**design.v**
```verilog
module enc_bundler(
	input wire 						bundling_features,
    input wire [617-1:0]	bits_to_bundle,
    output wire 					thresholded_bit
    );
	localparam integer ENCODING_BIT_THR = 6;
    logic [1:0] tree_add_lvl_0	[0:307];
    wire  [2:0] tree_add_lvl_1	[0:153];
    wire  [3:0] tree_add_lvl_2	[0:76];
    wire  [4:0] tree_add_lvl_3	[0:38];
    wire  [5:0] tree_add_lvl_4	[0:18];
    wire  [6:0] tree_add_lvl_5	[0:9];
    wire  [7:0] tree_add_lvl_6	[0:4];
    wire  [8:0] tree_add_lvl_7	[0:1];
    wire  [9:0] tree_add_lvl_8;
    wire  [9:0] accumulated_sum;
	always_comb begin
			for (int i = 0; i < 308; i++ ) begin
			  tree_add_lvl_0[i] = bits_to_bundle[2*i] + bits_to_bundle[(2*i)+1];
			end
	end
    for (genvar i = 0; i < 154; i++ ) begin
      assign tree_add_lvl_1[i] = tree_add_lvl_0[2*i] + tree_add_lvl_0[(2*i)+1];
    end
    for (genvar i = 0; i < 77; i++ ) begin
      assign tree_add_lvl_2[i] = tree_add_lvl_1[2*i] + tree_add_lvl_1[(2*i)+1];
    end
    for (genvar i = 0; i < 38; i++ ) begin
      assign tree_add_lvl_3[i] = tree_add_lvl_2[2*i] + tree_add_lvl_2[(2*i)+1];
    end
    assign tree_add_lvl_3[38] = tree_add_lvl_2[76] + bits_to_bundle[616];
    for (genvar i = 0; i < 19; i++ ) begin
      assign tree_add_lvl_4[i] = tree_add_lvl_3[2*i] + tree_add_lvl_3[(2*i)+1];
    end
    for (genvar i = 0; i < 9; i++ ) begin
      assign tree_add_lvl_5[i] = tree_add_lvl_4[2*i] + tree_add_lvl_4[(2*i)+1];
    end
    assign tree_add_lvl_5[9] = tree_add_lvl_4[18] + tree_add_lvl_3[38];
    for (genvar i = 0; i < 5; i++ ) begin
      assign tree_add_lvl_6[i] = tree_add_lvl_5[2*i] + tree_add_lvl_5[(2*i)+1];
    end
    for (genvar i = 0; i < 2; i++ ) begin
      assign tree_add_lvl_7[i] = tree_add_lvl_6[2*i] + tree_add_lvl_6[(2*i)+1];
    end
    assign tree_add_lvl_8 = tree_add_lvl_7[0] + tree_add_lvl_7[1];
    assign accumulated_sum = tree_add_lvl_8 + tree_add_lvl_6[4]; 
    assign thresholded_bit = (accumulated_sum > ENCODING_BIT_THR) ? 1'b1 : 1'b0;
endmodule  
module enc_bundler_top(
	input  wire 						clk,
	input  wire 						nrst,
	input  wire 						bundling_features,
	input  wire [617-1:0]	bits_to_bundle,
	output logic 						encoded_bit
	);
	wire thresholded_bit;
	enc_bundler ENC_BUNDLER(
		.bundling_features					(bundling_features),
		.bits_to_bundle						(bits_to_bundle),
		.thresholded_bit					(thresholded_bit)
	);
	always_ff @(posedge clk or negedge nrst) begin
		if (!nrst) begin
			encoded_bit <= 1'b0;
		end
		else if (bundling_features) begin
			encoded_bit <= thresholded_bit;
		end
		else begin
			encoded_bit <= encoded_bit;
		end
	end
endmodule
```
**run.sh**
```bash
#!/bin/bash
# the make line also repeats each setting of config.mk as NAME=value (left out here)
make -C /OpenROAD-flow-scripts/flow DESIGN_CONFIG=/design/flow/config.mk WORK_HOME=/design/flow/orfs CLKGATE_MAP_FILE= finish
```
**config.mk**
```make
export PLATFORM = sky130hd
export DESIGN_NAME = enc_bundler_top
export DESIGN_NICKNAME = enc_bundler_top
export VERILOG_FILES = /design/flow/design.v
export SDC_FILE = /design/flow/constraint.sdc
export NUM_CORES = 4
export LEC_CHECK = 0
export CAP_MARGIN = 20
export CELL_PAD_IN_SITES_GLOBAL_PLACEMENT = 1
export CORE_ASPECT_RATIO = 1.2
export CORE_MARGIN = 2
export CORE_UTILIZATION = 45
export CTS_CLUSTER_DIAMETER = 80
export CTS_CLUSTER_SIZE = 70
export GPL_ROUTABILITY_DRIVEN = 1
export GPL_TIMING_DRIVEN = 0
export MAX_ROUTING_LAYER = met5
export PLACE_DENSITY = 0.95
export SETUP_SLACK_MARGIN = -1.23
export SLEW_MARGIN = 20
export TNS_END_PERCENT = 10
```
**constraint.sdc**
```tcl
create_clock -name core_clock -period 12.5 [get_ports {clk}]
set_input_delay 2.5000 -clock core_clock [delete_from_list [all_inputs] [get_ports {clk}]]
set_output_delay 2.5000 -clock core_clock [all_outputs]
set_load 0.01 [all_outputs]
```
==> results of run 1 <==
final cells by class:
type / instances / area share [%]
multi-input cells: 722 / 56.11
diodes: 18 / 0.1903
well taps: 474 / 2.505
flip-flops and latches: 1 / 0.1057
repair buffers: 620 / 26.22
inverters: 938 / 14.87
metal layers:
layer  GRT usage [%]  vias to the layer above  wire (um)
met4           8.091                        0       1524
li1                -                     5438          -
met2           50.04                      371      27730
met1           28.74                     6051      16810
met3           4.016                       60       2543
met5               0                        -          0
per-stage QoR:
stage / utilization (%) / instance area, um2 / hold WS, ns
floorplan: - / 16830 / 0.5984
finish: 64.16 / 23670 / 0.5827
global placement: 64.03 / 23630 / 0.5713
detailed placement: 64.03 / 23630 / 0.5783
global route: 64.16 / 23670 / 0.6319
CTS: 64.03 / 23630 / 0.5783
==> out/highlights.md, run 1 <==
* encoded_bit — critical path endpoint
* reg2reg — Hold Path Class
* 18 — number of antenna violations at the first check in global routing
* 2958 — floorplan net count
* 0.05204% — xor and xnor area share after synthesis
* 0 ns — CTS clock-pin slew for the worst setup and hold paths
* 0 — antenna viol nets, final
* sky130_fd_sc_hd__fa_1 — most prevalent standard cell on the critical path
* sky130_fd_sc_hd__inv_1 — most numerous cell in the Yosys netlist
* 48610 um — WL final
* 1661 — Synth Instances
* 0 ns — clock network latency to the later pin of the worst-skew pair
* 0.08433 GHz — fmax
* 0 — count of max-cap constraint violations
* 25.02 um2 — area taken by flip-flops and latches
* bits_to_bundle[443] — critical path startpoint
* 0 ns — final setup TNS
* 2773 — non-filler cells in the finished layout
* encoded_bit — Hold Path Sink
* 4 — worst-path fanout max
* sky130_fd_sc_hd__fa_1 — cell type with the largest total area
* 2 — number of stages on the worst hold path
* 0.1487% — proportion of synthesized chip area in sequential cells
* 70.77% — worst slew margin relative to its limit
* 621 — number of placed I/O pins
* false — RSZ-0062 raised after global routing
* 45.61% — FP Util
* 16830 um2 — cell area after synthesis
* 0 — hold_buf cts
* 77 — number of standard-cell rows in the floorplan
* 2 — cell depth of the worst flop-to-flop path
* 0.6418 ns — final worst setup slack
* sky130_fd_sc_hd__dfrtp_1 — Main synth FF type
* 1661 — cell count listed in synth_stat.txt
* 10.13 um2 — Avg Cell Area, Syn
* 0.57 ns — delay of the slowest cell on the worst path
* 94.87% — final worst path period share
* sky130_fd_sc_hd__fa_1 71%, sky130_fd_sc_hd__inv_1 21%, sky130_fd_sc_hd__ha_1 5.8%, sky130_fd_sc_hd__dfrtp_1 0.15%, sky130_fd_sc_hd__nor2_1 0.13% — top cells by area in the synthesized netlist
* 3050 — number of filler instances in the final layout
* 12 — Critical path buffers and inverters
* 16830 um2 — YS chip area
* no timing/DRC/antenna violations — result of the run
* 7 — maximum number of pins on one net before global-route repair
* 4 — detailed-routing iteration count for the pre-antenna-repair pass
* 4.299 — via count normalized by instance count
* 180.5 um — Die Width
* 17.53 um — routed len/inst
* flip-flop — Critical Path Sink Type
* adder cells — kind of cell adding the most delay to the critical path
* encoded_bit — Reg-to-Reg Start
* 0 — DRC Markers
* 12.35 ns — WP data required
* 32 — number of logic stages on the critical path including buffering
* 75660 um — wire length of the first global-routing pass
* 1.048% — Compound Share, Synth
* 11.86 ns — time the final worst path needs with I/O delays and setup
* encoded_bit — endpoint of the worst-slack reg-to-reg timing path
* 0 — GR Overflow Total
* 0 — final tally of setup violations
* in2reg — type of the worst setup path
* 235 — number of violations reported at the end of detailed-routing iteration 0
* 3 — number of warnings printed during yosys synthesis
* 0.05948% — Post-synth mux share
* 0 — quantity of gates resized following cts
* 48970 um — HPWL after detailed placement
* 13280 um2 — area of the multi-input gates
* 2755 — placed instance count
* 0 — Setup Buffers After CTS
* 36900 um2 — floorplan core area
* 77.06% — post-synthesis share of cell area spent on full adders, half adders and majority gates
* 25.82% — global router's overall resource usage
* 215.8 um — DIE HEIGHT
* 34 — Cell variety after synth
* 11920 — total via count in the routed design
* 38970 um2 — full die area
* 71.26% — Yosys top cell area share
* 0 ns — maximum clock skew at final layout
* 1 — total of flip-flops plus latches after synthesis
* 100.0% — async set or reset register ratio after synthesis
* 0.4324 ns — Worst Max-Slew Pin Slew
* 40.67% — signed area change from the synthesized netlist to the final layout
* 14460 — vias in the first global route
* encoded_bit — launch point of the worst hold path
* adder cells — Logic family by area
* input port — kind of start point of the critical path
* 0 — number of enable flip-flop cells
* 0 — final hold viol count
* 938 x sky130_fd_sc_hd__inv_1, 599 x sky130_fd_sc_hd__fa_1, 78 x sky130_fd_sc_hd__ha_1, 6 x sky130_fd_sc_hd__nor2_1 — most instantiated cells after synthesis
* sky130_fd_sc_hd__fa_1 — highest-delay cell along the critical path
* 3580 — number of nets at the end of the flow
* 11.71 ns — worst endpoint data arrival time
* 0.9759 — GPL Wtd Cong
* 0.7138% — Basic Gates by Area
* 11.82 ns — setup slack, reg-to-reg
* 620 — count of buffers inserted at the top-level ports
* 0.6043 ns — pre-CTS WS
* 0 — max-slew violation count
* 29 — tally of OpenROAD warnings
==> run 2, diff against run 1 <==
- CELL_PAD_IN_SITES_GLOBAL_PLACEMENT: 1 -> 0
- CORE_ASPECT_RATIO: 1.2 -> 0.54
- CORE_UTILIZATION: 45 -> 71
- CTS_CLUSTER_DIAMETER: 80 -> 224
- CTS_CLUSTER_SIZE: 70 -> 80
- GPL_ROUTABILITY_DRIVEN: 1 -> 0
- GPL_TIMING_DRIVEN: 0 -> 1
- MAX_ROUTING_LAYER: met5 -> met4
- PLACE_DENSITY: 0.95 -> 0.35
- SETUP_SLACK_MARGIN: -1.23 -> 0.3
- SLEW_MARGIN: 20 -> 25
- TNS_END_PERCENT: 10 -> 60
- clock period: 12.5 -> 12.1 ns (I/O delays scaled with it)
==> run 2 against run 1 <==
Net effect: die area down 36%; the run now fails in 3_5_place_dp; area after synthesis unchanged; synthesized cell count unchanged.
==> out/highlights.md, run 2 <==
* 3 — number of warnings printed during yosys synthesis
* 1661 — Synth Instances
* sky130_fd_sc_hd__fa_1 71%, sky130_fd_sc_hd__inv_1 21%, sky130_fd_sc_hd__ha_1 5.8%, sky130_fd_sc_hd__dfrtp_1 0.15%, sky130_fd_sc_hd__nor2_1 0.13% — top cells by area in the synthesized netlist
* 1661 — cell count listed in synth_stat.txt
* 3_5_place_dp — stage where the flow stopped
* sky130_fd_sc_hd__inv_1 — most numerous cell in the Yosys netlist
* 23290 um2 — floorplan core area
* stopped before the end — result of the run
* 0.7138% — Basic Gates by Area
* 34 — Cell variety after synth
* 213.5 um — Die Width
* sky130_fd_sc_hd__fa_1 — cell type with the largest total area
* 77.06% — post-synthesis share of cell area spent on full adders, half adders and majority gates
* 0.05204% — xor and xnor area share after synthesis
* 117.1 um — DIE HEIGHT
* 0.05948% — Post-synth mux share
* 2958 — floorplan net count
* 10.13 um2 — Avg Cell Area, Syn
* adder cells — Logic family by area
* 71.26% — Yosys top cell area share
* 620 — count of buffers inserted at the top-level ports
* 621 — number of placed I/O pins
* sky130_fd_sc_hd__dfrtp_1 — Main synth FF type
* 1.048% — Compound Share, Synth
* 0.1487% — proportion of synthesized chip area in sequential cells
* 938 x sky130_fd_sc_hd__inv_1, 599 x sky130_fd_sc_hd__fa_1, 78 x sky130_fd_sc_hd__ha_1, 6 x sky130_fd_sc_hd__nor2_1 — most instantiated cells after synthesis
* [ERROR DPL-0038] Utilization greater than 100%, impossible to legalize — tool error
* 41 — number of standard-cell rows in the floorplan
* 1 — total of flip-flops plus latches after synthesis
* 25010 um2 — full die area
* 0 — number of enable flip-flop cells
* 16830 um2 — cell area after synthesis
* 72.26% — FP Util
* 16830 um2 — YS chip area
* 100.0% — async set or reset register ratio after synthesis
-- run 2: per-stage QoR --
stage          area (um2)  cells  hold WS, ns  setup WS (ns)
2_1_floorplan       16830   1661       0.5984          1.327
3_3_place_gp        23440   2603       0.5555         0.6101
==> run 3, diff against run 2 <==
- CELL_PAD_IN_SITES_GLOBAL_PLACEMENT: 0 -> unset
- CORE_ASPECT_RATIO: 0.54 -> 0.5
- CORE_UTILIZATION: 71 -> 72
- CTS_CLUSTER_DIAMETER: 224 -> 316
- CTS_CLUSTER_SIZE: 80 -> 63
- GPL_TIMING_DRIVEN: 1 -> unset
- HOLD_SLACK_MARGIN: unset -> 0.29
- MAX_ROUTING_LAYER: met4 -> unset
- PLACE_DENSITY: 0.35 -> unset
- PLACE_DENSITY_LB_ADDON: unset -> 0.0
- SETUP_SLACK_MARGIN: 0.3 -> unset
- TNS_END_PERCENT: 60 -> 5
- clock period: 12.1 -> 10.9 ns (I/O delays scaled with it)
==> run 3 against run 2 <==
Net effect: the flow stops in 3_3_place_gp; area after synthesis is the same; synthesized cell count is the same; die area shrank 1.3%.
==> out/highlights.md, run 3 <==
* 0.05948% — Post-synth mux share
* 1 — total of flip-flops plus latches after synthesis
* sky130_fd_sc_hd__fa_1 71%, sky130_fd_sc_hd__inv_1 21%, sky130_fd_sc_hd__ha_1 5.8%, sky130_fd_sc_hd__dfrtp_1 0.15%, sky130_fd_sc_hd__nor2_1 0.13% — top cells by area in the synthesized netlist
* 10.13 um2 — Avg Cell Area, Syn
* 100.0% — async set or reset register ratio after synthesis
* stopped before the end — result of the run
* 1661 — cell count listed in synth_stat.txt
* sky130_fd_sc_hd__fa_1 — cell type with the largest total area
* [ERROR FLW-0024] Place density exceeds 1.0 (current PLACE_DENSITY_LB_ADDON =  0.0). Please check if the value of  PLACE_DENSITY_LB_ADDON is between 0 and 0.99. — tool error
* 0 — number of enable flip-flop cells
* 0.05204% — xor and xnor area share after synthesis
* 621 — number of placed I/O pins
* 34 — Cell variety after synth
* 22890 um2 — floorplan core area
* 1.048% — Compound Share, Synth
* 24690 um2 — full die area
* 77.06% — post-synthesis share of cell area spent on full adders, half adders and majority gates
* 112.1 um — DIE HEIGHT
* adder cells — Logic family by area
* 3_3_place_gp — stage where the flow stopped
* 16830 um2 — cell area after synthesis
* 1661 — Synth Instances
* sky130_fd_sc_hd__dfrtp_1 — Main synth FF type
* 938 x sky130_fd_sc_hd__inv_1, 599 x sky130_fd_sc_hd__fa_1, 78 x sky130_fd_sc_hd__ha_1, 6 x sky130_fd_sc_hd__nor2_1 — most instantiated cells after synthesis
* 73.53% — FP Util
* 3 — number of warnings printed during yosys synthesis
* 0.7138% — Basic Gates by Area
* 71.26% — Yosys top cell area share
* 0.1487% — proportion of synthesized chip area in sequential cells
* 220.2 um — Die Width
* 39 — number of standard-cell rows in the floorplan
* 2958 — floorplan net count
* sky130_fd_sc_hd__inv_1 — most numerous cell in the Yosys netlist
* 16830 um2 — YS chip area
==> run 4, diff against run 3 <==
- CELL_PAD_IN_SITES_GLOBAL_PLACEMENT: unset -> 0
- CORE_ASPECT_RATIO: 0.5 -> 0.54
- CORE_UTILIZATION: 72 -> 64
- CTS_CLUSTER_DIAMETER: 316 -> 224
- CTS_CLUSTER_SIZE: 63 -> 80
- GPL_TIMING_DRIVEN: unset -> 1
- HOLD_SLACK_MARGIN: 0.29 -> unset
- MAX_ROUTING_LAYER: unset -> met5
- PLACE_DENSITY: unset -> 0.35
- PLACE_DENSITY_LB_ADDON: 0.0 -> unset
- SETUP_SLACK_MARGIN: unset -> 0.3
- TNS_END_PERCENT: 5 -> 60
- clock period: 10.9 -> 11.0 ns (I/O delays scaled with it)
==> run 4 against run 3 <==
Net effect: the layout now fails its checks (setup timing); area after synthesis unchanged; synthesized cell count unchanged; die area increased by 12%.
==> out/highlights.md, run 4 <==
* finished with violations — result of the run
* setup timing — failed layout checks
* encoded_bit — Hold Path Sink
* true — RSZ-0062 raised after global routing
* 13 — Critical path buffers and inverters
* 938 x sky130_fd_sc_hd__inv_1, 599 x sky130_fd_sc_hd__fa_1, 78 x sky130_fd_sc_hd__ha_1, 6 x sky130_fd_sc_hd__nor2_1 — most instantiated cells after synthesis
* 0.05948% — Post-synth mux share
* -0.5266 ns — pre-CTS WS
* sky130_fd_sc_hd__fa_1 71%, sky130_fd_sc_hd__inv_1 21%, sky130_fd_sc_hd__ha_1 5.8%, sky130_fd_sc_hd__dfrtp_1 0.15%, sky130_fd_sc_hd__nor2_1 0.13% — top cells by area in the synthesized netlist
* 621 — number of placed I/O pins
* 2 — number of stages on the worst hold path
* 0 — count of max-cap constraint violations
* 0 — max-slew violation count
* 3 — number of warnings printed during yosys synthesis
* 0.7138% — Basic Gates by Area
* 10.13 um2 — Avg Cell Area, Syn
* -0.4908 ns — final worst setup slack
* encoded_bit — launch point of the worst hold path
* encoded_bit — Reg-to-Reg Start
* 695 — number of violations reported at the end of detailed-routing iteration 0
* 70.69% — worst slew margin relative to its limit
* 33 — number of logic stages on the critical path including buffering
* adder cells — Logic family by area
* 1 — total of flip-flops plus latches after synthesis
* 77.06% — post-synthesis share of cell area spent on full adders, half adders and majority gates
* 0 — DRC Markers
* 40.14% — signed area change from the synthesized netlist to the final layout
* sky130_fd_sc_hd__fa_1 — most prevalent standard cell on the critical path
* sky130_fd_sc_hd__fa_1 — cell type with the largest total area
* adder cells — kind of cell adding the most delay to the critical path
* 40.76% — global router's overall resource usage
* 620 — count of buffers inserted at the top-level ports
* flip-flop — Critical Path Sink Type
* 11.35 ns — worst endpoint data arrival time
* 71.26% — Yosys top cell area share
* 16830 um2 — cell area after synthesis
* 0.56 ns — delay of the slowest cell on the worst path
* 0.1487% — proportion of synthesized chip area in sequential cells
* 20.33 um — routed len/inst
* 65.30% — FP Util
* 0 — antenna viol nets, final
* 0 ns — CTS clock-pin slew for the worst setup and hold paths
* 52000 um — HPWL after detailed placement
* sky130_fd_sc_hd__fa_1 — highest-delay cell along the critical path
* sky130_fd_sc_hd__inv_1 — most numerous cell in the Yosys netlist
* 4.921 — via count normalized by instance count
* 0.08703 GHz — fmax
* sky130_fd_sc_hd__dfrtp_1 — Main synth FF type
* 91.51% — final core area utilization
* 123.2 um — DIE HEIGHT
* 1 — final tally of setup violations
* 10.86 ns — WP data required
* bits_to_bundle[435] — critical path startpoint
* reg2reg — Hold Path Class
* 0 — number of enable flip-flop cells
* 0 — GR Overflow Total
* encoded_bit — critical path endpoint
* 2958 — floorplan net count
* 11.49 ns — time the final worst path needs with I/O delays and setup
* 5 — detailed-routing iteration count for the pre-antenna-repair pass
* 0 ns — maximum clock skew at final layout
* 13320 um2 — area of the multi-input gates
* 1018 — number of filler instances in the final layout
* 82340 um — wire length of the first global-routing pass
* 0 ns — clock network latency to the later pin of the worst-skew pair
* 27670 um2 — full die area
* 1.048% — Compound Share, Synth
* 100.0% — async set or reset register ratio after synthesis
* 224.7 um — Die Width
* 13010 — total via count in the routed design
* 43 — number of standard-cell rows in the floorplan
* 3 — worst-path fanout max
* 53730 um — WL final
* 10.30 ns — setup slack, reg-to-reg
* 3585 — number of nets at the end of the flow
* 16 — number of antenna violations at the first check in global routing
* 0.05204% — xor and xnor area share after synthesis
* 7 — maximum number of pins on one net before global-route repair
* 33 — tally of OpenROAD warnings
* 104.5% — final worst path period share
* 34 — Cell variety after synth
* 16830 um2 — YS chip area
* 25.02 um2 — area taken by flip-flops and latches
* 25770 um2 — floorplan core area
* input port — kind of start point of the critical path
* 2 — cell depth of the worst flop-to-flop path
* 1661 — cell count listed in synth_stat.txt
* 1661 — Synth Instances
* 0 — final hold viol count
* in2reg — type of the worst setup path
* 16160 — vias in the first global route
* 0.4350 ns — Worst Max-Slew Pin Slew
* encoded_bit — endpoint of the worst-slack reg-to-reg timing path
==> run 4: area by class of cell <==
cell class	instances	area share, %
antenna	20	0.2122
tap	337	1.788
multi-input combinational	722	56.49
timing repair buffer	625	26.47
sequential	1	0.1061
inverter	938	14.93
==> run 4: metrics by stage <==
step | area [um2] | instances | hold slack, ns | TNS (ns)
after floorplan | 16830 | 1661 | 0.5984 | 0
after global placement | 23490 | 2623 | 0.5584 | -0.2914
after detailed placement | 23490 | 2623 | 0.5702 | -0.5266
after CTS | 23510 | 2623 | 0.5703 | -0.4679
after global routing | 23570 | 2638 | 0.5994 | -0.7846
final | 23580 | 2643 | 0.5805 | -0.4908
==> run 4: repair_timing <==
action / CTS / global route
pin swaps: 5 / 7
setup buffers: 0 / 0
gates resized: 4 / 5
setup endpoints to repair: 1 / 1
gates cloned: 0 / 0
hold endpoints to repair: 0 / 0
hold buffers: 0 / 0
==> run 4: layer usage <==
layer  GRT usage (%)  wire (um)
met4           24.46       4082
met3           8.294       4307
met5               0          0
met1           46.65      17620
met2           72.47      27720
==> run 5, diff against run 4 <==
- CELL_PAD_IN_SITES_GLOBAL_PLACEMENT: 0 -> unset
- CORE_ASPECT_RATIO: 0.54 -> unset
- CORE_UTILIZATION: 64 -> 61
- CTS_CLUSTER_DIAMETER: 224 -> unset
- CTS_CLUSTER_SIZE: 80 -> 90
- GPL_ROUTABILITY_DRIVEN: 0 -> unset
- GPL_TIMING_DRIVEN: 1 -> unset
- MAX_ROUTING_LAYER: met5 -> unset
- PLACE_DENSITY: 0.35 -> unset
- SETUP_SLACK_MARGIN: 0.3 -> unset
- SLEW_MARGIN: 25 -> 20
- TNS_END_PERCENT: 60 -> unset
- clock period: 11.0 -> 10.5 ns (I/O delays scaled with it)
==> run 5 against run 4 <==
Net effect: the run now fails in 3_2_place_iop; synthesized cell count did not move; die area rose by 4.6%; area after synthesis did not move.
==> out/highlights.md, run 5 <==
* 10.13 um2 — Avg Cell Area, Syn
* 34 — Cell variety after synth
* 170.1 um — DIE HEIGHT
* 27030 um2 — floorplan core area
* 100.0% — async set or reset register ratio after synthesis
* sky130_fd_sc_hd__dfrtp_1 — Main synth FF type
* 938 x sky130_fd_sc_hd__inv_1, 599 x sky130_fd_sc_hd__fa_1, 78 x sky130_fd_sc_hd__ha_1, 6 x sky130_fd_sc_hd__nor2_1 — most instantiated cells after synthesis
* sky130_fd_sc_hd__inv_1 — most numerous cell in the Yosys netlist
* 3_2_place_iop — stage where the flow stopped
* 2958 — floorplan net count
* sky130_fd_sc_hd__fa_1 71%, sky130_fd_sc_hd__inv_1 21%, sky130_fd_sc_hd__ha_1 5.8%, sky130_fd_sc_hd__dfrtp_1 0.15%, sky130_fd_sc_hd__nor2_1 0.13% — top cells by area in the synthesized netlist
* 0.1487% — proportion of synthesized chip area in sequential cells
* 0 — number of enable flip-flop cells
* 3 — number of warnings printed during yosys synthesis
* 0.05948% — Post-synth mux share
* 170.1 um — Die Width
* [ERROR PPL-0024] Number of IO pins (621) exceeds maximum number of available positions (608). Increase the die perimeter from 680.38um to 844.56um. — tool error
* 1.048% — Compound Share, Synth
* 60 — number of standard-cell rows in the floorplan
* 0.05204% — xor and xnor area share after synthesis
* adder cells — Logic family by area
* 77.06% — post-synthesis share of cell area spent on full adders, half adders and majority gates
* 62.27% — FP Util
* 1 — total of flip-flops plus latches after synthesis
* 16830 um2 — cell area after synthesis
* 28930 um2 — full die area
* 0.7138% — Basic Gates by Area
* stopped before the end — result of the run
* 1661 — cell count listed in synth_stat.txt
* 71.26% — Yosys top cell area share
* 16830 um2 — YS chip area
* sky130_fd_sc_hd__fa_1 — cell type with the largest total area
* 1661 — Synth Instances
==> run 6, diff against run 5 <==
- CELL_PAD_IN_SITES_GLOBAL_PLACEMENT: unset -> 1
- CORE_ASPECT_RATIO: unset -> 0.54
- CORE_UTILIZATION: 61 -> 58
- CTS_CLUSTER_DIAMETER: unset -> 224
- CTS_CLUSTER_SIZE: 90 -> 80
- GPL_ROUTABILITY_DRIVEN: unset -> 0
- GPL_TIMING_DRIVEN: unset -> 1
- MAX_ROUTING_LAYER: unset -> met5
- PLACE_DENSITY_LB_ADDON: unset -> 0.01
- SETUP_SLACK_MARGIN: unset -> 1.89
- SLEW_MARGIN: 20 -> 25
- TNS_END_PERCENT: unset -> 5
- clock period: 10.5 -> 6.53 ns (I/O delays scaled with it)
==> run 6 against run 5 <==
Net effect: the flow stops in 3_3_place_gp; synthesized cell count unchanged; area after synthesis unchanged; die area up 5.3%.
==> out/highlights.md, run 6 <==
* 2958 — floorplan net count
* 1661 — Synth Instances
* 0.1487% — proportion of synthesized chip area in sequential cells
* 3_3_place_gp — stage where the flow stopped
* 71.26% — Yosys top cell area share
* [ERROR FLW-0024] Place density exceeds 1.0 (current PLACE_DENSITY_LB_ADDON =  0.01). Please check if the value of  PLACE_DENSITY_LB_ADDON is between 0 and 0.99. — tool error
* 30460 um2 — full die area
* 3 — number of warnings printed during yosys synthesis
* 621 — number of placed I/O pins
* sky130_fd_sc_hd__fa_1 — cell type with the largest total area
* 10.13 um2 — Avg Cell Area, Syn
* 235.8 um — Die Width
* 100.0% — async set or reset register ratio after synthesis
* sky130_fd_sc_hd__fa_1 71%, sky130_fd_sc_hd__inv_1 21%, sky130_fd_sc_hd__ha_1 5.8%, sky130_fd_sc_hd__dfrtp_1 0.15%, sky130_fd_sc_hd__nor2_1 0.13% — top cells by area in the synthesized netlist
* sky130_fd_sc_hd__inv_1 — most numerous cell in the Yosys netlist
* 45 — number of standard-cell rows in the floorplan
* 1 — total of flip-flops plus latches after synthesis
* 16830 um2 — YS chip area
* 77.06% — post-synthesis share of cell area spent on full adders, half adders and majority gates
* 1.048% — Compound Share, Synth
* 16830 um2 — cell area after synthesis
* 0 — number of enable flip-flop cells
* 1661 — cell count listed in synth_stat.txt
* 0.05204% — xor and xnor area share after synthesis
* adder cells — Logic family by area
* 34 — Cell variety after synth
* 59.42% — FP Util
* 0.05948% — Post-synth mux share
* 28320 um2 — floorplan core area
* 0.7138% — Basic Gates by Area
* stopped before the end — result of the run
* sky130_fd_sc_hd__dfrtp_1 — Main synth FF type
* 129.2 um — DIE HEIGHT
* 938 x sky130_fd_sc_hd__inv_1, 599 x sky130_fd_sc_hd__fa_1, 78 x sky130_fd_sc_hd__ha_1, 6 x sky130_fd_sc_hd__nor2_1 — most instantiated cells after synthesis
==> run 7, diff against run 6 <==
- CORE_UTILIZATION: 58 -> 45
- CTS_CLUSTER_SIZE: 80 -> unset
- GPL_ROUTABILITY_DRIVEN: 0 -> 1
- GPL_TIMING_DRIVEN: 1 -> 0
- PLACE_DENSITY_LB_ADDON: 0.01 -> 0.17
- SETUP_SLACK_MARGIN: 1.89 -> 0.3
- SLEW_MARGIN: 25 -> 20
- TNS_END_PERCENT: 5 -> 60
- clock period: 6.53 -> 12.5 ns (I/O delays scaled with it)
==> run 7 against run 6 <==
Net effect: the run now finishes clean; synthesized cell count did not move; area after synthesis did not move; die area rose by 28%.
==> out/highlights.md, run 7 <==
* 36440 um2 — floorplan core area
* 71.26% — Yosys top cell area share
* 1.048% — Compound Share, Synth
* 12.33 ns — WP data required
* 0 ns — CTS clock-pin slew for the worst setup and hold paths
* 0 — hold_buf cts
* 0 — final hold viol count
* encoded_bit — Reg-to-Reg Start
* in2reg — type of the worst setup path
* 2792 — non-filler cells in the finished layout
* 13920 — vias in the first global route
* 46.19% — FP Util
* 45860 um — WL final
* 2784 — placed instance count
* 3 — number of warnings printed during yosys synthesis
* false — RSZ-0062 raised after global routing
* 23660 um2 — post-place instance area
* 0.08419 GHz — fmax
* 0 ns — final setup TNS
* encoded_bit — Hold Path Sink
* 7 — maximum number of pins on one net before global-route repair
* 0 — final tally of setup violations
* 41.09% — signed area change from the synthesized netlist to the final layout
* 4 — detailed-routing iteration count for the pre-antenna-repair pass
* sky130_fd_sc_hd__fa_1 — cell type with the largest total area
* 46120 um — HPWL after detailed placement
* adder cells — kind of cell adding the most delay to the critical path
* 938 x sky130_fd_sc_hd__inv_1, 599 x sky130_fd_sc_hd__fa_1, 78 x sky130_fd_sc_hd__ha_1, 6 x sky130_fd_sc_hd__nor2_1 — most instantiated cells after synthesis
* sky130_fd_sc_hd__fa_1 — highest-delay cell along the critical path
* 0.7138% — Basic Gates by Area
* 146.1 um — DIE HEIGHT
* 4.158 — via count normalized by instance count
* 1661 — Synth Instances
* 73620 um — wire length of the first global-routing pass
* 51 — number of standard-cell rows in the floorplan
* sky130_fd_sc_hd__inv_1 — most numerous cell in the Yosys netlist
* 0.56 ns — delay of the slowest cell on the worst path
* adder cells — Logic family by area
* 65.16% — final core area utilization
* 10.13 um2 — Avg Cell Area, Syn
* 2 — cell depth of the worst flop-to-flop path
* 2992 — number of filler instances in the final layout
* 0.4645 ns — pre-CTS WS
* 620 — count of buffers inserted at the top-level ports
* 252 — number of violations reported at the end of detailed-routing iteration 0
* 0.1487% — proportion of synthesized chip area in sequential cells
* flip-flop — Critical Path Sink Type
* 9 — Critical path buffers and inverters
* 621 — number of placed I/O pins
* 2958 — floorplan net count
* 16830 um2 — YS chip area
* 0.3431 ns — Worst Max-Slew Pin Slew
* sky130_fd_sc_hd__dfrtp_1 — Main synth FF type
* 0 ns — maximum clock skew at final layout
* 0 — count of max-cap constraint violations
* 7 — number of antenna violations at the first check in global routing
* 77.06% — post-synthesis share of cell area spent on full adders, half adders and majority gates
* 77.06% — worst slew margin relative to its limit
* 23740 um2 — area of all placed cells without fillers
* 3583 — number of nets at the end of the flow
* 0.05204% — xor and xnor area share after synthesis
* encoded_bit — endpoint of the worst-slack reg-to-reg timing path
* 0.9464 — GPL Wtd Cong
* reg2reg — Hold Path Class
* 34 — Cell variety after synth
* 0 — number of enable flip-flop cells
* 24.83% — global router's overall resource usage
* 11.88 ns — time the final worst path needs with I/O delays and setup
* 11610 — total via count in the routed design
* 28 — number of logic stages on the critical path including buffering
* encoded_bit — critical path endpoint
* 16830 um2 — cell area after synthesis
* 95.03% — final worst path period share
* 0.6832 ns — smallest hold slack
* bits_to_bundle[455] — critical path startpoint
* 11.70 ns — setup slack, reg-to-reg
* 0 ns — clock network latency to the later pin of the worst-skew pair
* 1 — total of flip-flops plus latches after synthesis
* 0.05948% — Post-synth mux share
* 0 — GR Overflow Total
* input port — kind of start point of the critical path
* sky130_fd_sc_hd__fa_1 — most prevalent standard cell on the critical path
* 1661 — cell count listed in synth_stat.txt
* 0 — antenna viol nets, final
* encoded_bit — launch point of the worst hold path
* 4 — worst-path fanout max
* 0 — DRC Markers
* no timing/DRC/antenna violations — result of the run
* 0.6218 ns — final worst setup slack
* 11.71 ns — worst endpoint data arrival time
* 16.43 um — routed len/inst
* 39030 um2 — full die area
* 100.0% — async set or reset register ratio after synthesis
* sky130_fd_sc_hd__fa_1 71%, sky130_fd_sc_hd__inv_1 21%, sky130_fd_sc_hd__ha_1 5.8%, sky130_fd_sc_hd__dfrtp_1 0.15%, sky130_fd_sc_hd__nor2_1 0.13% — top cells by area in the synthesized netlist
* 267.2 um — Die Width
* 29 — tally of OpenROAD warnings
* 0 — max-slew violation count
* 2 — number of stages on the worst hold path
[run 7: what timing repair did]
| action | in CTS | in global routing |
|---|---|---|
| endpoints found under the setup margin | 0 | 1 |
| gates resized | 0 | 9 |
| buffers inserted | 0 | 3 |
[run 7: layout make-up]
class                      count  area (um2)  share of cell area, %
antenna                        5       12.51                0.05270
tap                          503       629.4                  2.651
multi-input combinational    722       13330                  56.13
timing repair buffer         623        6228                  26.23
sequential                     1       25.02                 0.1054
inverter                     938        3521                  14.83
[run 7: metal layers]
layer / wire length, um / share of wire, % / track usage (%)
met3: 2185 / 4.8 / 2.665
met1: 20290 / 44 / 35.04
met4: 851 / 1.9 / 4.017
met5: 27 / 0.059 / 0
met2: 22500 / 49 / 42.49
==> run 8, diff against run 7 <==
- CAP_MARGIN: 20 -> 40
- CELL_PAD_IN_SITES_DETAIL_PLACEMENT: unset -> 1
- CELL_PAD_IN_SITES_GLOBAL_PLACEMENT: 1 -> 0
- CORE_MARGIN: 2 -> 3
- CORE_UTILIZATION: 45 -> 18
- CTS_CLUSTER_DIAMETER: 224 -> 365
- CTS_CLUSTER_SIZE: unset -> 60
- GPL_TIMING_DRIVEN: 0 -> 1
- MAX_ROUTING_LAYER: met5 -> met4
- MIN_ROUTING_LAYER: unset -> met2
- PLACE_DENSITY_LB_ADDON: 0.17 -> 0.15
- SETUP_SLACK_MARGIN: 0.3 -> -0.67
- SLEW_MARGIN: 20 -> 30
- TNS_END_PERCENT: 60 -> 95
- clock period: 12.5 -> 15.0 ns (I/O delays scaled with it)
==> run 8 against run 7 <==
Net effect: setup slack improved by 2.0 ns; synthesized cell count is the same; critical endpoint unchanged; area after synthesis unchanged; global-route usage is 5.0 points lower; cell count is 27% higher; flip-flop count stayed put; highest routed layer is now met4; sequential share of layout area is essentially flat; largest cell class unchanged; register-to-register slack better by 2.6 ns.
==> out/highlights.md, run 8 <==
* 3547 — non-filler cells in the finished layout
* sky130_fd_sc_hd__fa_1 — cell type with the largest total area
* 14.31 ns — setup slack, reg-to-reg
* 0 — antenna viol nets, final
* 16830 um2 — cell area after synthesis
* encoded_bit — Reg-to-Reg Start
* 0 — number of antenna violations at the first check in global routing
* 7 — maximum number of pins on one net before global-route repair
* sky130_fd_sc_hd__fa_1 — highest-delay cell along the critical path
* in2reg — type of the worst setup path
* 29.27% — GR met3 Demand/Resource
* input port — kind of start point of the critical path
* sky130_fd_sc_hd__fa_1 71%, sky130_fd_sc_hd__inv_1 21%, sky130_fd_sc_hd__ha_1 5.8%, sky130_fd_sc_hd__dfrtp_1 0.15%, sky130_fd_sc_hd__nor2_1 0.13% — top cells by area in the synthesized netlist
* 230.7 um — DIE HEIGHT
* encoded_bit — launch point of the worst hold path
* no timing/DRC/antenna violations — result of the run
* 12.28 ns — worst endpoint data arrival time
* sky130_fd_sc_hd__inv_1 — most numerous cell in the Yosys netlist
* 0 — number of enable flip-flop cells
* 4.618 — via count normalized by instance count
* 10550 — number of filler instances in the final layout
* 23100 — vias in the first global route
* 0 — max-slew violation count
* 4 — worst-path fanout max
* 29 — tally of OpenROAD warnings
* 0.5739 ns — smallest hold slack
* 2958 — floorplan net count
* 0.8961 — GPL Wtd Cong
* 1092 — number of violations reported at the end of detailed-routing iteration 0
* 12.43 ns — time the final worst path needs with I/O delays and setup
* 60160 um — WL final
* 21.71% — Global Route met2 Usage
* 0 — final tally of setup violations
* 19.84% — global router's overall resource usage
* 1.048% — Compound Share, Synth
* 16.96 um — routed len/inst
* 71.26% — Yosys top cell area share
* 3580 — number of nets at the end of the flow
* false — RSZ-0062 raised after global routing
* 0 — Setup Buffers After CTS
* 0.1487% — proportion of synthesized chip area in sequential cells
* 0.05204% — xor and xnor area share after synthesis
* 26.90% — final core area utilization
* flip-flop — Critical Path Sink Type
* 0 — count of max-cap constraint violations
* 0 ns — final setup TNS
* 91650 um — wire length of the first global-routing pass
* 0 ns — CTS clock-pin slew for the worst setup and hold paths
* 0 ns — clock network latency to the later pin of the worst-skew pair
* 18.37% — FP Util
* 0 — hold_buf cts
* 0 — final hold viol count
* 3 — number of warnings printed during yosys synthesis
* 25.02 um2 — area taken by flip-flops and latches
* 46.45% — signed area change from the synthesized netlist to the final layout
* 5 — detailed-routing iteration count for the pre-antenna-repair pass
* 16830 um2 — YS chip area
* 13280 um2 — area of the multi-input gates
* 10 — Critical path buffers and inverters
* 70.90% — worst slew margin relative to its limit
* 2 — number of stages on the worst hold path
* 0.7138% — Basic Gates by Area
* 1661 — Synth Instances
* 16380 — total via count in the routed design
* 0% — met1 Resource Use GR
* encoded_bit — critical path endpoint
* 77.06% — post-synthesis share of cell area spent on full adders, half adders and majority gates
* 91620 um2 — floorplan core area
* 0 — DRC Markers
* 621 — number of placed I/O pins
* 100.0% — async set or reset register ratio after synthesis
* sky130_fd_sc_hd__fa_1 — most prevalent standard cell on the critical path
* adder cells — Logic family by area
* 14.86 ns — WP data required
* 0.4304 ns — Worst Max-Slew Pin Slew
* 58750 um — HPWL after detailed placement
* met3 — most congested layer reported by global routing
* encoded_bit — endpoint of the worst-slack reg-to-reg timing path
* 938 x sky130_fd_sc_hd__inv_1, 599 x sky130_fd_sc_hd__fa_1, 78 x sky130_fd_sc_hd__ha_1, 6 x sky130_fd_sc_hd__nor2_1 — most instantiated cells after synthesis
* 3526 — placed instance count
* 34 — Cell variety after synth
* 97370 um2 — full die area
* 0.59 ns — delay of the slowest cell on the worst path
* 1 — total of flip-flops plus latches after synthesis
* 0.05948% — Post-synth mux share
* adder cells — kind of cell adding the most delay to the critical path
* 10.13 um2 — Avg Cell Area, Syn
* 0 ns — maximum clock skew at final layout
* 0 — GR Overflow Total
* 0.08047 GHz — fmax
* sky130_fd_sc_hd__dfrtp_1 — Main synth FF type
* 30 — number of logic stages on the critical path including buffering
* 82.85% — final worst path period share
* 2 — cell depth of the worst flop-to-flop path
* reg2reg — Hold Path Class
* 1661 — cell count listed in synth_stat.txt
* bits_to_bundle[317] — critical path startpoint
* 620 — count of buffers inserted at the top-level ports
* encoded_bit — Hold Path Sink
* 422.1 um — Die Width
* 81 — number of standard-cell rows in the floorplan
* 0 — quantity of gates resized following cts
-- run 8: per-layer routing --
| layer | vias up | share of wire, % |
|---|---|---|
| li1 | 5436 | - |
| met1 | 6635 | 0 |
| met2 | 4173 | 53 |
| met3 | 135 | 44 |
| met4 | 0 | 2.6 |
| met5 | - | 0 |
-- run 8: cell type report --
| class | instances | area share (%) |
|---|---|---|
| Antenna cell | 21 | 0.2132 |
| Inverter | 938 | 14.29 |
| Timing Repair Buffer | 620 | 25.18 |
| Multi-Input combinational cell | 722 | 53.90 |
| Tap cell | 1245 | 6.321 |
| Sequential cell | 1 | 0.1015 |
-- run 8: metrics by stage --
| step | area [um2] | worst slack (ns) |
|---|---|---|
| after CTS | 24590 | 2.564 |
| after global placement | 24590 | 2.687 |
| after floorplan | 16830 | 3.647 |
| after global routing | 24590 | 2.150 |
| after detailed placement | 24590 | 2.571 |
| final | 24640 | 2.573 |
==> run 9, diff against run 8 <==
- CAP_MARGIN: 40 -> 20
- CELL_PAD_IN_SITES_DETAIL_PLACEMENT: 1 -> 0
- CELL_PAD_IN_SITES_GLOBAL_PLACEMENT: 0 -> unset
- CORE_ASPECT_RATIO: 0.54 -> unset
- CORE_UTILIZATION: 18 -> 57
- CTS_CLUSTER_DIAMETER: 365 -> 252
- CTS_CLUSTER_SIZE: 60 -> unset
- MAX_ROUTING_LAYER: met4 -> met5
- MIN_ROUTING_LAYER: met2 -> met1
- PLACE_DENSITY_LB_ADDON: 0.15 -> 0.18
- SETUP_SLACK_MARGIN: -0.67 -> -1.72
- SLEW_MARGIN: 30 -> 20
- TNS_END_PERCENT: 95 -> 30
- clock period: 15.0 -> 19.9 ns (I/O delays scaled with it)
==> run 9 against run 8 <==
Net effect: flip-flop count is the same; first-iteration DRC count shrank 79%; critical endpoint unchanged; synthesized cell count is the same; cell count shrank 24%; still clean on timing, DRC and antenna.
==> out/highlights.md, run 9 <==
* 3 — number of warnings printed during yosys synthesis
* false — RSZ-0062 raised after global routing
* 100.0% — async set or reset register ratio after synthesis
* 0 — quantity of gates resized following cts
* reg2reg — Hold Path Class
* 19.21 ns — setup slack, reg-to-reg
* 4.483 — via count normalized by instance count
* 621 — number of placed I/O pins
* 0.9207 — GPL Wtd Cong
* 620 — count of buffers inserted at the top-level ports
* sky130_fd_sc_hd__inv_1 — most numerous cell in the Yosys netlist
* 40.09% — signed area change from the synthesized netlist to the final layout
* input port — kind of start point of the critical path
* 12050 — total via count in the routed design
* 0.05204% — xor and xnor area share after synthesis
* 0.7138% — Basic Gates by Area
* 46040 um — HPWL after detailed placement
* sky130_fd_sc_hd__fa_1 — highest-delay cell along the critical path
* 26 — number of logic stages on the critical path including buffering
* adder cells — Logic family by area
* 177.8 um — DIE HEIGHT
* sky130_fd_sc_hd__dfrtp_1 — Main synth FF type
* 3 — worst-path fanout max
* 0 — number of enable flip-flop cells
* 0.07575 GHz — fmax
* 17.26 um — routed len/inst
* 14450 — vias in the first global route
* 231 — number of violations reported at the end of detailed-routing iteration 0
* 10.13 um2 — Avg Cell Area, Syn
* encoded_bit — Reg-to-Reg Start
* 1 — total of flip-flops plus latches after synthesis
* 1661 — cell count listed in synth_stat.txt
* 34 — Cell variety after synth
* 16830 um2 — cell area after synthesis
* 2 — number of stages on the worst hold path
* encoded_bit — critical path endpoint
* 19.76 ns — WP data required
* 33.94% — met1 Resource Use GR
* 58.16% — FP Util
* sky130_fd_sc_hd__fa_1 71%, sky130_fd_sc_hd__inv_1 21%, sky130_fd_sc_hd__ha_1 5.8%, sky130_fd_sc_hd__dfrtp_1 0.15%, sky130_fd_sc_hd__nor2_1 0.13% — top cells by area in the synthesized netlist
* 0 ns — CTS clock-pin slew for the worst setup and hold paths
* 66.34% — final worst path period share
* 28940 um2 — floorplan core area
* 0 — final hold viol count
* 7 — Critical path buffers and inverters
* 55.69% — Global Route met2 Usage
* 2958 — floorplan net count
* flip-flop — Critical Path Sink Type
* 3580 — number of nets at the end of the flow
* 177.8 um — Die Width
* 24 — number of antenna violations at the first check in global routing
* encoded_bit — Hold Path Sink
* 72.29% — worst slew margin relative to its limit
* 4 — detailed-routing iteration count for the pre-antenna-repair pass
* 13.06 ns — worst endpoint data arrival time
* 46430 um — WL final
* 71.26% — Yosys top cell area share
* 0 ns — final setup TNS
* 0 — hold_buf cts
* 0 — DRC Markers
* encoded_bit — endpoint of the worst-slack reg-to-reg timing path
* 0 ns — maximum clock skew at final layout
* 13.20 ns — time the final worst path needs with I/O delays and setup
* sky130_fd_sc_hd__fa_1 — most prevalent standard cell on the critical path
* adder cells — kind of cell adding the most delay to the critical path
* no timing/DRC/antenna violations — result of the run
* 0 — antenna viol nets, final
* 0 ns — clock network latency to the later pin of the worst-skew pair
* 938 x sky130_fd_sc_hd__inv_1, 599 x sky130_fd_sc_hd__fa_1, 78 x sky130_fd_sc_hd__ha_1, 6 x sky130_fd_sc_hd__nor2_1 — most instantiated cells after synthesis
* sky130_fd_sc_hd__fa_1 — cell type with the largest total area
* 0.60 ns — delay of the slowest cell on the worst path
* 7 — maximum number of pins on one net before global-route repair
* 1704 — number of filler instances in the final layout
* 0.1487% — proportion of synthesized chip area in sequential cells
* 29 — tally of OpenROAD warnings
* 0 — max-slew violation count
* 31620 um2 — full die area
* 0 — count of max-cap constraint violations
* 1.048% — Compound Share, Synth
* in2reg — type of the worst setup path
* 77.06% — post-synthesis share of cell area spent on full adders, half adders and majority gates
* 2 — cell depth of the worst flop-to-flop path
* 0.4098 ns — Worst Max-Slew Pin Slew
* 72050 um — wire length of the first global-routing pass
* 16830 um2 — YS chip area
* 1661 — Synth Instances
* 62 — number of standard-cell rows in the floorplan
* 0 — final tally of setup violations
* bits_to_bundle[41] — critical path startpoint
* 6.183% — GR met3 Demand/Resource
* 30.35% — global router's overall resource usage
* 0 — GR Overflow Total
* 0.05948% — Post-synth mux share
* met2 — most congested layer reported by global routing
* 0 — Setup Buffers After CTS
* encoded_bit — launch point of the worst hold path
## run 9: routing by layer
layer / wire length [um] / share of wire, % / up-vias
met3: 3177 / 6.8 / 104
li1: - / - / 5443
met2: 25950 / 56 / 406
met4: 2300 / 5.0 / 6
met1: 14960 / 32 / 6095
met5: 34 / 0.073 / -
## run 9: cell type report
type	instances	area (um2)	area share, %
Antenna cell	24	60.06	0.2548
Inverter	938	3521	14.93
Multi-Input combinational cell	722	13280	56.34
Sequential cell	1	25.02	0.1061
Tap cell	384	480.5	2.038
Timing Repair Buffer	620	6206	26.32
## run 9: through the flow
stage | instance area (um2) | cells | setup slack [ns] | hold WS [ns] | util [%]
after global routing | 23570 | 2685 | 6.211 | 0.6328 | 81.44
after CTS | 23520 | 2665 | 6.656 | 0.5837 | 81.27
after floorplan | 16830 | 1661 | 7.567 | 0.5984 | -
after global placement | 23520 | 2665 | 6.822 | 0.5838 | 81.27
after detailed placement | 23520 | 2665 | 6.660 | 0.5668 | 81.27
final | 23580 | 2689 | 6.699 | 0.5805 | 81.48
==> run 10, diff against run 9 <==
- ABC_AREA: unset -> 1
- CAP_MARGIN: 20 -> 40
- CELL_PAD_IN_SITES_DETAIL_PLACEMENT: 0 -> unset
- CORE_MARGIN: 3 -> 6
- CORE_UTILIZATION: 57 -> 20
- CTS_CLUSTER_DIAMETER: 252 -> unset
- CTS_CLUSTER_SIZE: unset -> 19
- GPL_ROUTABILITY_DRIVEN: 1 -> unset
- MAX_ROUTING_LAYER: met5 -> unset
- MIN_ROUTING_LAYER: met1 -> unset
- PLACE_DENSITY_LB_ADDON: 0.18 -> 0.06
- SETUP_SLACK_MARGIN: -1.72 -> -0.23
- TNS_END_PERCENT: 30 -> 50
- clock period: 19.9 -> 7.93 ns (I/O delays scaled with it)
==> run 10 against run 9 <==
Net effect: the layout now fails its checks (setup timing); clock skew unchanged; synthesized cell count up 2.1%; register-to-register slack worse by 12 ns; setup slack worse by 9.2 ns; global-route usage down 18 points; cell count up 29%.
==> out/highlights.md, run 10 <==
* 2 — cell depth of the worst flop-to-flop path
* 20.21% — FP Util
* -2.551 ns — final worst setup slack
* adder cells — kind of cell adding the most delay to the critical path
* 0.2302 ns — Worst Max-Slew Pin Slew
* 0 — DRC Markers
* 3.390 — via count normalized by instance count
* 620 — count of buffers inserted at the top-level ports
* 621 — number of placed I/O pins
* 70.89% — Yosys top cell area share
* 24640 um2 — post-place instance area
* 16910 um2 — YS chip area
* 0% — xor and xnor area share after synthesis
* 0.3846% — Compound Share, Synth
* 54720 um — WL final
* true — RSZ-0062 raised after global routing
* 30320 um — met2 routed wirelength
* 32 — tally of OpenROAD warnings
* 35 — number of logic stages on the critical path including buffering
* 20790 um — met1 wire length
* adder cells — Logic family by area
* 7.81 ns — WP data required
* 946 x sky130_fd_sc_hd__inv_1, 599 x sky130_fd_sc_hd__fa_1, 78 x sky130_fd_sc_hd__ha_1, 31 x sky130_fd_sc_hd__nand2_1 — most instantiated cells after synthesis
* in2reg — type of the worst setup path
* 10.36 ns — worst endpoint data arrival time
* 10.48 ns — time the final worst path needs with I/O delays and setup
* 0 — final hold viol count
* 302.8 um — DIE HEIGHT
* 0 — GR Overflow Total
* sky130_fd_sc_hd__fa_1 — highest-delay cell along the critical path
* 0.56 ns — delay of the slowest cell on the worst path
* 132.2% — final worst path period share
* 0.7898 — GPL Wtd Cong
* finished with violations — result of the run
* sky130_fd_sc_hd__fa_1 71%, sky130_fd_sc_hd__inv_1 21%, sky130_fd_sc_hd__ha_1 5.8%, sky130_fd_sc_hd__nand2_1 0.69%, sky130_fd_sc_hd__nand2_2 0.26% — top cells by area in the synthesized netlist
* flip-flop — Critical Path Sink Type
* 0 — hold_buf cts
* 1 — final tally of setup violations
* encoded_bit — Reg-to-Reg Start
* 24670 um2 — area of all placed cells without fillers
* 0 ns — clock network latency to the later pin of the worst-skew pair
* -2.551 ns — final setup TNS
* 19 — number of antenna violations at the first check in global routing
* sky130_fd_sc_hd__fa_1 — most prevalent standard cell on the critical path
* 2 — number of stages on the worst hold path
* 0 ns — maximum clock skew at final layout
* encoded_bit — launch point of the worst hold path
* 100.0% — async set or reset register ratio after synthesis
* 3 — worst-path fanout max
* 16910 um2 — cell area after synthesis
* 15.77 um — routed len/inst
* 3628 — number of nets at the end of the flow
* 9.973 um2 — Avg Cell Area, Syn
* encoded_bit — Hold Path Sink
* 302.8 um — Die Width
* bits_to_bundle[383] — critical path startpoint
* encoded_bit — critical path endpoint
* 0 ns — CTS clock-pin slew for the worst setup and hold paths
* 55620 um — HPWL after detailed placement
* 45.84% — signed area change from the synthesized netlist to the final layout
* 3387 um — met3 routed wirelength
* 0% — Post-synth mux share
* 1696 — Synth Instances
* 0 — count of max-cap constraint violations
* 4 — detailed-routing iteration count for the pre-antenna-repair pass
* 0.1479% — proportion of synthesized chip area in sequential cells
* -2.739 ns — pre-CTS WS
* 84020 um — wire length of the first global-routing pass
* 17 — Cell variety after synth
* 106 — number of standard-cell rows in the floorplan
* 7.29 ns — setup slack, reg-to-reg
* sky130_fd_sc_hd__inv_1 — most numerous cell in the Yosys netlist
* 91700 um2 — full die area
* 14970 — vias in the first global route
* 0 — number of enable flip-flop cells
* 0.5046 ns — smallest hold slack
* reg2reg — Hold Path Class
* 3 — number of warnings printed during yosys synthesis
* 83690 um2 — floorplan core area
* 11770 — total via count in the routed design
* met5 — highest metal layer used by the detailed router
* 6 — maximum number of pins on one net before global-route repair
* 0 — antenna viol nets, final
* 12 — Critical path buffers and inverters
* 1 — total of flip-flops plus latches after synthesis
* encoded_bit — endpoint of the worst-slack reg-to-reg timing path
* 0.09541 GHz — fmax
* 1.768% — Basic Gates by Area
* input port — kind of start point of the critical path
* sky130_fd_sc_hd__dfrtp_1 — Main synth FF type
* 11.86% — global router's overall resource usage
* 0 — Setup Buffers After CTS
* 0 — max-slew violation count
* 8864 — number of filler instances in the final layout
* 2993 — floorplan net count
* 1696 — cell count listed in synth_stat.txt
* sky130_fd_sc_hd__fa_1 — cell type with the largest total area
* setup timing — failed layout checks
* 76.66% — post-synthesis share of cell area spent on full adders, half adders and majority gates
* 84.65% — worst slew margin relative to its limit
* 127 — number of violations reported at the end of detailed-routing iteration 0
## run 10: cell type report
type	instances	area (um2)	area share [%]
timing repair buffer	633	6302	25.55
antenna	8	20.02	0.08115
inverter	948	3558	14.42
multi-input combinational	747	13340	54.09
sequential	1	25.02	0.1014
tap	1134	1419	5.752
## run 10: routing by layer
layer / vias to the layer above / track usage (%)
met5: - / 0
met4: 20 / 0.4663
met3: 22 / 2.639
met2: 273 / 22.87
met1: 5929 / 14.16
li1: 5524 / -
## run 10: metrics by stage
step	instances	util [%]
6_report	3471	29.48
5_1_grt	3467	29.47
4_1_cts	3463	29.45
3_5_place_dp	3463	29.44
3_3_place_gp	3463	29.44
2_1_floorplan	1696	-
## run 10: timing repair
item                       in CTS  in global routing
setup endpoints to repair       1                  1
resized                         4                  5
pin swaps                       1                  1
==> run 11, diff against run 10 <==
- CAP_MARGIN: 40 -> 35
- CELL_PAD_IN_SITES_DETAIL_PLACEMENT: unset -> 0
- CELL_PAD_IN_SITES_GLOBAL_PLACEMENT: unset -> 1
- CORE_ASPECT_RATIO: unset -> 1.7
- CORE_MARGIN: 6 -> 2
- CORE_UTILIZATION: 20 -> 55
- CTS_CLUSTER_DIAMETER: unset -> 180
- CTS_CLUSTER_SIZE: 19 -> 36
- GPL_ROUTABILITY_DRIVEN: unset -> 0
- MAX_ROUTING_LAYER: unset -> met5
- PLACE_DENSITY: unset -> 0.6
- PLACE_DENSITY_LB_ADDON: 0.06 -> unset
- SETUP_SLACK_MARGIN: -0.23 -> 3.91
- TNS_END_PERCENT: 50 -> unset
- clock period: 7.93 -> 13.6 ns (I/O delays scaled with it)
==> run 11 against run 10 <==
Net effect: the run now finishes clean; cell count decreased by 22%; routed wire length is 13% lower; die area decreased by 65%; worst hold slack improved by 0.028 ns; sequential share of layout area about the same; clock skew unchanged; critical path depth stayed put; global-route usage rose by 19 points; via count increased by 3.2%; flip-flop count stayed put.
==> out/highlights.md, run 11 <==
* no timing/DRC/antenna violations — result of the run
* flip-flop — Critical Path Sink Type
* 13 — Critical path buffers and inverters
* 70.89% — Yosys top cell area share
* 2 — number of stages on the worst hold path
* 4 — detailed-routing iteration count for the pre-antenna-repair pass
* adder cells — kind of cell adding the most delay to the critical path
* 0.1479% — proportion of synthesized chip area in sequential cells
* 31.03% — global router's overall resource usage
* encoded_bit — endpoint of the worst-slack reg-to-reg timing path
* 219 — number of violations reported at the end of detailed-routing iteration 0
* 11.49 ns — worst endpoint data arrival time
* 0 ns — maximum clock skew at final layout
* 11.61 ns — time the final worst path needs with I/O delays and setup
* 12150 — total via count in the routed design
* bits_to_bundle[441] — critical path startpoint
* 0 — final hold viol count
* sky130_fd_sc_hd__fa_1 — highest-delay cell along the critical path
* 2 — cell depth of the worst flop-to-flop path
* encoded_bit — Reg-to-Reg Start
* 0.3846% — Compound Share, Synth
* 39.75% — signed area change from the synthesized netlist to the final layout
* 6 — maximum number of pins on one net before global-route repair
* sky130_fd_sc_hd__inv_1 — most numerous cell in the Yosys netlist
* 1696 — cell count listed in synth_stat.txt
* adder cells — Logic family by area
* encoded_bit — Hold Path Sink
* 17 — Cell variety after synth
* 621 — number of placed I/O pins
* 13.48 ns — WP data required
* 0% — Post-synth mux share
* in2reg — type of the worst setup path
* sky130_fd_sc_hd__fa_1 — most prevalent standard cell on the critical path
* input port — kind of start point of the critical path
* 85.35% — final worst path period share
* 30220 um2 — floorplan core area
* 47370 um — HPWL after detailed placement
* 35 — number of logic stages on the critical path including buffering
* 0.2399 ns — Worst Max-Slew Pin Slew
* 0 — number of enable flip-flop cells
* 0.53 ns — delay of the slowest cell on the worst path
* 3 — worst-path fanout max
* sky130_fd_sc_hd__fa_1 71%, sky130_fd_sc_hd__inv_1 21%, sky130_fd_sc_hd__ha_1 5.8%, sky130_fd_sc_hd__nand2_1 0.69%, sky130_fd_sc_hd__nand2_2 0.26% — top cells by area in the synthesized netlist
* 16910 um2 — YS chip area
* sky130_fd_sc_hd__dfrtp_1 — Main synth FF type
* 0 ns — CTS clock-pin slew for the worst setup and hold paths
* 620 — count of buffers inserted at the top-level ports
* 0 — DRC Markers
* 35 — tally of OpenROAD warnings
* sky130_fd_sc_hd__fa_1 — cell type with the largest total area
* 1.768% — Basic Gates by Area
* 9.973 um2 — Avg Cell Area, Syn
* true — RSZ-0062 raised after global routing
* 100.0% — async set or reset register ratio after synthesis
* 0 — final tally of setup violations
* 32220 um2 — full die area
* 946 x sky130_fd_sc_hd__inv_1, 599 x sky130_fd_sc_hd__fa_1, 78 x sky130_fd_sc_hd__ha_1, 31 x sky130_fd_sc_hd__nand2_1 — most instantiated cells after synthesis
* 83 — number of standard-cell rows in the floorplan
* 0 — antenna viol nets, final
* 47650 um — WL final
* 75280 um — wire length of the first global-routing pass
* reg2reg — Hold Path Class
* 3617 — number of nets at the end of the flow
* 0 — hold_buf cts
* 0 — count of max-cap constraint violations
* 0 — max-slew violation count
* 2178 — number of filler instances in the final layout
* 0 ns — final setup TNS
* 0.08615 GHz — fmax
* 1 — total of flip-flops plus latches after synthesis
* 12.92 ns — setup slack, reg-to-reg
* 138.5 um — Die Width
* 84.00% — worst slew margin relative to its limit
* 2708 — non-filler cells in the finished layout
* encoded_bit — launch point of the worst hold path
* 1696 — Synth Instances
* 17.60 um — routed len/inst
* 0 — GR Overflow Total
* 232.7 um — DIE HEIGHT
* encoded_bit — critical path endpoint
* 16910 um2 — cell area after synthesis
* 76.66% — post-synthesis share of cell area spent on full adders, half adders and majority gates
* 2993 — floorplan net count
* 4.486 — via count normalized by instance count
* 0% — xor and xnor area share after synthesis
* 0 ns — clock network latency to the later pin of the worst-skew pair
* 12 — number of antenna violations at the first check in global routing
* 2698 — placed instance count
* 3 — number of warnings printed during yosys synthesis
* 55.97% — FP Util
* 15090 — vias in the first global route
## run 11: cell type report
type / instances / area (um2) / area share [%]
antenna: 8 / 20.02 / 0.08469
multi-input combinational: 747 / 13340 / 56.42
inverter: 948 / 3558 / 15.05
sequential: 1 / 25.02 / 0.1059
timing repair buffer: 622 / 6221 / 26.32
tap: 382 / 478.0 / 2.022
## run 11: through the flow
stage	setup WS (ns)	util [%]	hold WS (ns)	instance area, um2
finish	1.992	78.22	0.5325	23640
floorplan	2.860	-	0.5532	16920
global placement	1.998	78.10	0.5358	23600
CTS	1.960	78.12	0.5400	23610
detailed placement	1.945	78.10	0.5400	23600
global route	1.660	78.21	0.5550	23630
## run 11: metal layers
metal | GRT usage [%] | vias up | routed length, um
met3 | 6.771 | 100 | 3189
met2 | 63.03 | 426 | 28590
li1 | - | 5498 | -
met1 | 30.16 | 6112 | 13930
met5 | 0 | - | 79
met4 | 11.00 | 12 | 1866
## run 11: repair_timing
| item | in CTS | in global routing |
|---|---|---|
| setup buffers | 1 | 1 |
| setup endpoints to repair | 1 | 1 |
| pin swaps | 2 | 5 |
| resized | 0 | 2 |
